==> build 21: inputs <==
// calculator
module calculator (input CLOCK_50,
							input RESET,
							input KEYPRESSED,
							input [3:0] KEYCODE,
							input [3:0] KEY,
							output [0:6] HEX0, HEX1, HEX2, HEX3, HEX4, HEX5, HEX6, HEX7
							);
==> flow/config.mk <==
export PLATFORM = sky130hd
export DESIGN_NAME = calculator
export DESIGN_NICKNAME = calculator
export VERILOG_FILES = /design/flow/design.v
export SDC_FILE = /design/flow/constraint.sdc
export NUM_CORES = 4
export LEC_CHECK = 0
export ABC_AREA = 1
export CAP_MARGIN = 20
export CORE_MARGIN = 2
export CORE_UTILIZATION = 72
export CTS_CLUSTER_DIAMETER = 376
export CTS_CLUSTER_SIZE = 99
export PLACE_DENSITY = 0.38
export SETUP_SLACK_MARGIN = 5.0
export SLEW_MARGIN = 20
export TNS_END_PERCENT = 5
==> flow/constraint.sdc <==
create_clock -name core_clock -period 21.5 [get_ports {CLOCK_50}]
set_input_delay 4.3000 -clock core_clock [delete_from_list [all_inputs] [get_ports {CLOCK_50}]]
set_output_delay 4.3000 -clock core_clock [all_outputs]
set_load 0.01 [all_outputs]
run.sh (not shown) runs the stock make flow with config.mk's settings and CLKGATE_MAP_FILE=.
==> build 81 (differences from build 21) <==
==> flow/config.mk (replaced) <==
export PLATFORM = sky130hd
export DESIGN_NAME = calculator
export DESIGN_NICKNAME = calculator
export VERILOG_FILES = /design/flow/design.v
export SDC_FILE = /design/flow/constraint.sdc
export NUM_CORES = 4
export LEC_CHECK = 0
export ABC_AREA = 0
export CAP_MARGIN = 20
export CORE_MARGIN = 2
export CORE_UTILIZATION = 40
export CTS_CLUSTER_SIZE = 10
export SLEW_MARGIN = 20
export TNS_END_PERCENT = 5
==> flow/constraint.sdc (replaced) <==
create_clock -name core_clock -period 50.0 [get_ports {CLOCK_50}]
set_input_delay 10.0000 -clock core_clock [delete_from_list [all_inputs] [get_ports {CLOCK_50}]]
set_output_delay 10.0000 -clock core_clock [all_outputs]
set_load 0.01 [all_outputs]
==> comparison table <==
item                                                             build 21                 build 81
Overall die width                                           269.6 microns            367.9 microns
Yosys stat area                                               50780 sq um              52980 sq um
Final weighted congestion in routability-driven placement           1.054                   0.9163
Die H                                                       269.6 microns            367.9 microns
Count of mapped cells out of synthesis                               8876                     7540
Cell Area, Placed                                             59830 sq um              55560 sq um
Total instance count after detailed placement                       10677                     9181
Number of unique standard cell types used by synthesis                 72                      126
Post-synthesis instance area                                  50780 sq um              52980 sq um
Status                                                     did not finish  complete, no violations
Failing step                                               global routing                        -
Largest type area fraction                                         0.1648                   0.1580
Average cell area after synthesis                             5.721 sq um              7.026 sq um
Synth mux share                                                  0.003178                  0.08578
Initial core utilization                                           0.7264                   0.4030
Sequential-to-total area share from yosys stat                    0.09442                  0.09050
Die ar.                                                       72670 sq um             135400 sq um

========
==> inputs of run Y <==
calculator again, from the RTL that the note above started with.
make LEC_CHECK=0 ABC_AREA=1 CAP_MARGIN=20 CELL_PAD_IN_SITES_GLOBAL_PLACEMENT=0 CORE_MARGIN=2 CORE_UTILIZATION=70 CTS_CLUSTER_DIAMETER=288 PLACE_DENSITY=0.64 SETUP_SLACK_MARGIN=5.0 SLEW_MARGIN=0 finish   # period 68.8 ns
==> inputs of run H, as changes to run Y <==
CAP_MARGIN = 5   (was 20)
CELL_PAD_IN_SITES_GLOBAL_PLACEMENT = not set   (was 0)
CORE_UTILIZATION = 71   (was 70)
CTS_CLUSTER_DIAMETER = not set   (was 288)
MAX_ROUTING_LAYER = met4   (was not set)
PLACE_DENSITY = not set   (was 0.64)
SETUP_SLACK_MARGIN = not set   (was 5.0)
SLEW_MARGIN = 20   (was 0)
==> flow/constraint.sdc (replaced) <==
create_clock -name core_clock -period 24.6 [get_ports {CLOCK_50}]
set_input_delay 4.9200 -clock core_clock [delete_from_list [all_inputs] [get_ports {CLOCK_50}]]
set_output_delay 4.9200 -clock core_clock [all_outputs]
set_load 0.01 [all_outputs]
==> inputs of run D, as changes to run Y <==
ABC_AREA = 0   (was 1)
CELL_PAD_IN_SITES_GLOBAL_PLACEMENT = not set   (was 0)
CORE_ASPECT_RATIO = 1.21   (was not set)
CORE_UTILIZATION = 40   (was 70)
CTS_CLUSTER_DIAMETER = not set   (was 288)
PLACE_DENSITY = not set   (was 0.64)
SETUP_SLACK_MARGIN = not set   (was 5.0)
SLEW_MARGIN = 20   (was 0)
==> flow/constraint.sdc (replaced) <==
create_clock -name core_clock -period 50.0 [get_ports {CLOCK_50}]
set_input_delay 10.0000 -clock core_clock [delete_from_list [all_inputs] [get_ports {CLOCK_50}]]
set_output_delay 10.0000 -clock core_clock [all_outputs]
set_load 0.01 [all_outputs]
==> summary of the runs <==
- Run H died in global routing with GRT-0232. Run Y ran to the end with no violations. Run D finished with timing, DRC and antenna clean.
- Of run Y and run D, run D has the higher clock skew (gap 0.0053 ns).
- Between run D and run Y, the lower utilization is in run D (gap 31 points).
- Of run D and run Y, run D has the higher final area (gap about 6.4%, measured against run Y).
- Between run Y and run D, the lower register-to-register slack is in run D (gap 28 ns).
==> figures <==
| quantity | run D | run H | run Y |
|---|---|---|---|
| Setup TNS | 0 ns | - | 0 ns |
| Worst slew margin | 0.258 | - | 0.173 |
| Diode count | 1 | - | 2 |
| Run status | timing/DRC/antenna clean | stopped before the end | timing/DRC/antenna clean |
| Failing step | - | global routing | - |
| Area share of xor/xnor cells in the synthesized design | 0.0879 | 0.0598 | 0.0598 |
| Critical path capture point | alu_1.result[16] | - | alu_1.remainder[18] |
| Number of clock buffer instances in the layout | 29 | - | 31 |
